==> inputs of job 3124 <==
// bdm
module bdm(
	input clk,
	input rst,
	input bkgd_in,
	output bkgd_out,
	output bkgd_is_high_z,
	output mcu_pwr,
	output mcu_vpp,
	input do_read,
	input do_write,
	input do_start_mcu,
	input do_stop_mcu,
	input do_delay,
	input do_echo_test,
	input do_enable_vpp,
	input do_disable_vpp,
	input do_echo_sync_value,
	input do_resync,
	input [7:0] data_in,
	output [7:0] data_out,
	output ready,
	output reg valid,
	output [3:0] debug
);
clock: 2.26 ns
lec_check: 0
abc_area: 1
cap_margin: 20
core_margin: 2
core_utilization: 72
cts_cluster_diameter: 400
cts_cluster_size: 98
setup_slack_margin: 0.53
slew_margin: 20
tns_end_percent: 10
run.sh (not shown) runs the stock make flow with config.mk's settings and CLKGATE_MAP_FILE=.
==> job 4201 (differences from job 3124) <==
ABC_AREA = unset   (was 1)
CELL_PAD_IN_SITES_GLOBAL_PLACEMENT = 3   (was unset)
CORE_UTILIZATION = 40   (was 72)
CTS_CLUSTER_DIAMETER = unset   (was 400)
CTS_CLUSTER_SIZE = unset   (was 98)
HOLD_SLACK_MARGIN = 0.08   (was unset)
SETUP_SLACK_MARGIN = 0.85   (was 0.53)
SLEW_MARGIN = 10   (was 20)
TNS_END_PERCENT = unset   (was 10)
==> flow/constraint.sdc (replaced) <==
create_clock -name core_clock -period 6.91 [get_ports {clk}]
set_input_delay 1.3820 -clock core_clock [delete_from_list [all_inputs] [get_ports {clk}]]
set_output_delay 1.3820 -clock core_clock [all_outputs]
set_load 0.01 [all_outputs]
==> PnR_summary.wiki <==
== Metrics ==
{| class="wikitable"
! Metric !! Value
|-
| Fraction of the yosys area taken by sequential cells || 0.388
|-
| Number of cells in the design after placement || 1743
|-
| Die Ht || roughly 180 um
|-
| Fraction of met1 tracks used by global routing || 0.339
|-
| Result of the run || finished clean
|-
| Count of distinct cell types in the synthesized netlist || 80
|-
| Met3 track demand over resource in global routing || 0.0351
|-
| Post-CTS resize count || 0
|-
| Fraction of synthesized area in multiplexers || 0.0355
|-
| Area of placed instances || 12400 um^2
|}
That was job 4201.
==> PnR_summary.wiki <==
== Implementation results ==
{| class="wikitable"
! Metric !! Value
|-
| Result of the run || stopped before the end
|-
| Failing step || global routing (5_1_grt)
|-
| Tool error || [ERROR GRT-0232] Routing congestion too high. Check the congestion heatmap in the GUI.
|-
| Fraction of the yosys area taken by sequential cells || 0.351
|-
| Met3 track demand over resource in global routing || 0.606
|-
| Post-CTS resize count || ~500
|-
| Fraction of met1 tracks used by global routing || 0.791
|-
| Fraction of synthesized area in multiplexers || 0
|-
| Area of placed instances || 14100 um^2
|-
| Die Ht || 139 um
|}
That was job 3124.


==> inputs of v21 <==
Starting RTL as in the previous note.
==> flow/config.mk <==
export PLATFORM = sky130hd
export DESIGN_NAME = bdm
export DESIGN_NICKNAME = bdm
export VERILOG_FILES = /design/flow/design.v
export SDC_FILE = /design/flow/constraint.sdc
export NUM_CORES = 4
export LEC_CHECK = 0
export CAP_MARGIN = 20
export CORE_MARGIN = 2
export CORE_UTILIZATION = 66
export SLEW_MARGIN = 20
==> flow/constraint.sdc <==
create_clock -name core_clock -period 3.33 [get_ports {clk}]
set_input_delay 0.6660 -clock core_clock [delete_from_list [all_inputs] [get_ports {clk}]]
set_output_delay 0.6660 -clock core_clock [all_outputs]
set_load 0.01 [all_outputs]
==> v34 (differences from v21) <==
--- a/flow/config.mk
+++ b/flow/config.mk
@@ -5,7 +5,11 @@
 export SDC_FILE = /design/flow/constraint.sdc
 export NUM_CORES = 4
 export LEC_CHECK = 0
+export ABC_AREA = 0
 export CAP_MARGIN = 20
 export CORE_MARGIN = 2
-export CORE_UTILIZATION = 66
+export CORE_UTILIZATION = 72
+export CTS_CLUSTER_DIAMETER = 89
+export PLACE_DENSITY = 0.4
+export SETUP_SLACK_MARGIN = 0.65
 export SLEW_MARGIN = 20
==> flow/constraint.sdc (replaced) <==
create_clock -name core_clock -period 2.27 [get_ports {clk}]
set_input_delay 0.4540 -clock core_clock [delete_from_list [all_inputs] [get_ports {clk}]]
set_output_delay 0.4540 -clock core_clock [all_outputs]
set_load 0.01 [all_outputs]
==> v20 (differences from v21) <==
--- a/flow/config.mk
+++ b/flow/config.mk
@@ -7,5 +7,5 @@
 export LEC_CHECK = 0
 export CAP_MARGIN = 20
 export CORE_MARGIN = 2
-export CORE_UTILIZATION = 66
+export CORE_UTILIZATION = 40
 export SLEW_MARGIN = 20
==> flow/constraint.sdc (replaced) <==
create_clock -name core_clock -period 4.08 [get_ports {clk}]
set_input_delay 0.8160 -clock core_clock [delete_from_list [all_inputs] [get_ports {clk}]]
set_output_delay 0.8160 -clock core_clock [all_outputs]
set_load 0.01 [all_outputs]
==> out/metrics.cfg <==
[run_status]
outcome=complete, no violations

[flow_run]
warning_count=33

[grt]
grt_use_total_pct=33.40
grt_pass1_wl_mm=50.59

[placement]
place_area_mm2=0.01248

[power]
pg_seq_uw=2770
p_sw_share_pct=28.39
power_switching_uw=1929

[layout]
layout.nets=1479
fin_util_pct=76.43
fin_area_mm2=0.01331

[cts]
cts_resized=0

[setup_path]
cp_top_family=simple AND/OR/NAND/NOR gates

[timing]
setup_ws_ns=0.1526
fin_tns_setup_ns=0

[floorplanning]
nWellTaps=225

[detailed_routing]
antenna_left=0
diodes=0

[min_path]
min_from=bdc_interface.data[2]$_DFFE_PP_

That was v21.
==> out/metrics.cfg <==
[placement]
place_area_mm2=0.01252

[grt]
grt_pass1_wl_mm=54.99

[min_path]
min_from=startup_controller.mcu_pwr$_SDFFE_PN0P_

[setup_path]
cp_top_family=buffers and inverters

[detailed_routing]
antenna_left=0
drc=0
diodes=0

[layout]
fin_util_pct=46.28
fin_area_mm2=0.01336
seq_share_pct=34.33

[timing]
fin_tns_setup_ns=0
setup_ws_ns=0.3801

[floorplanning]
nWellTaps=384

[power]
pg_seq_uw=2260
p_sw_share_pct=29.15

[run_status]
outcome=complete, no violations

[cts]
cts_resized=0
cts.sinks=203

That was v20.
==> out/metrics.cfg <==
[run_status]
outcome=aborted with a tool error
haltStage=4_1_cts
firstError=[ERROR DPL-0038] Utilization greater than 100%, impossible to legalize

[logic_synthesis]
synth_cell_types=80
yosysTopAreaCellShare_pct=25.60
netlist.top_cell.by_area=dfxtp_1
edf_count=52
top_cells_by_area=dfxtp_1 (26%), edfxtp_1 (13%), nor2_1 (4.7%)
top_cells_by_count=dfxtp_1 (151), nor2_1 (147), nand2_1 (132), clkbuf_1 (88), a21oi_1 (76)
adder_share_pct=3.772
synth_flops=203
ff_type=dfxtp_1
ys_cells=1409

[placement]
place_area_mm2=0.01383
dp.cells=1727
portBuffers=36
pre_cts_slack_ns=-0.5129

[floorplanning]
rows=46
die-area_mm2=0.01744

That was v34.
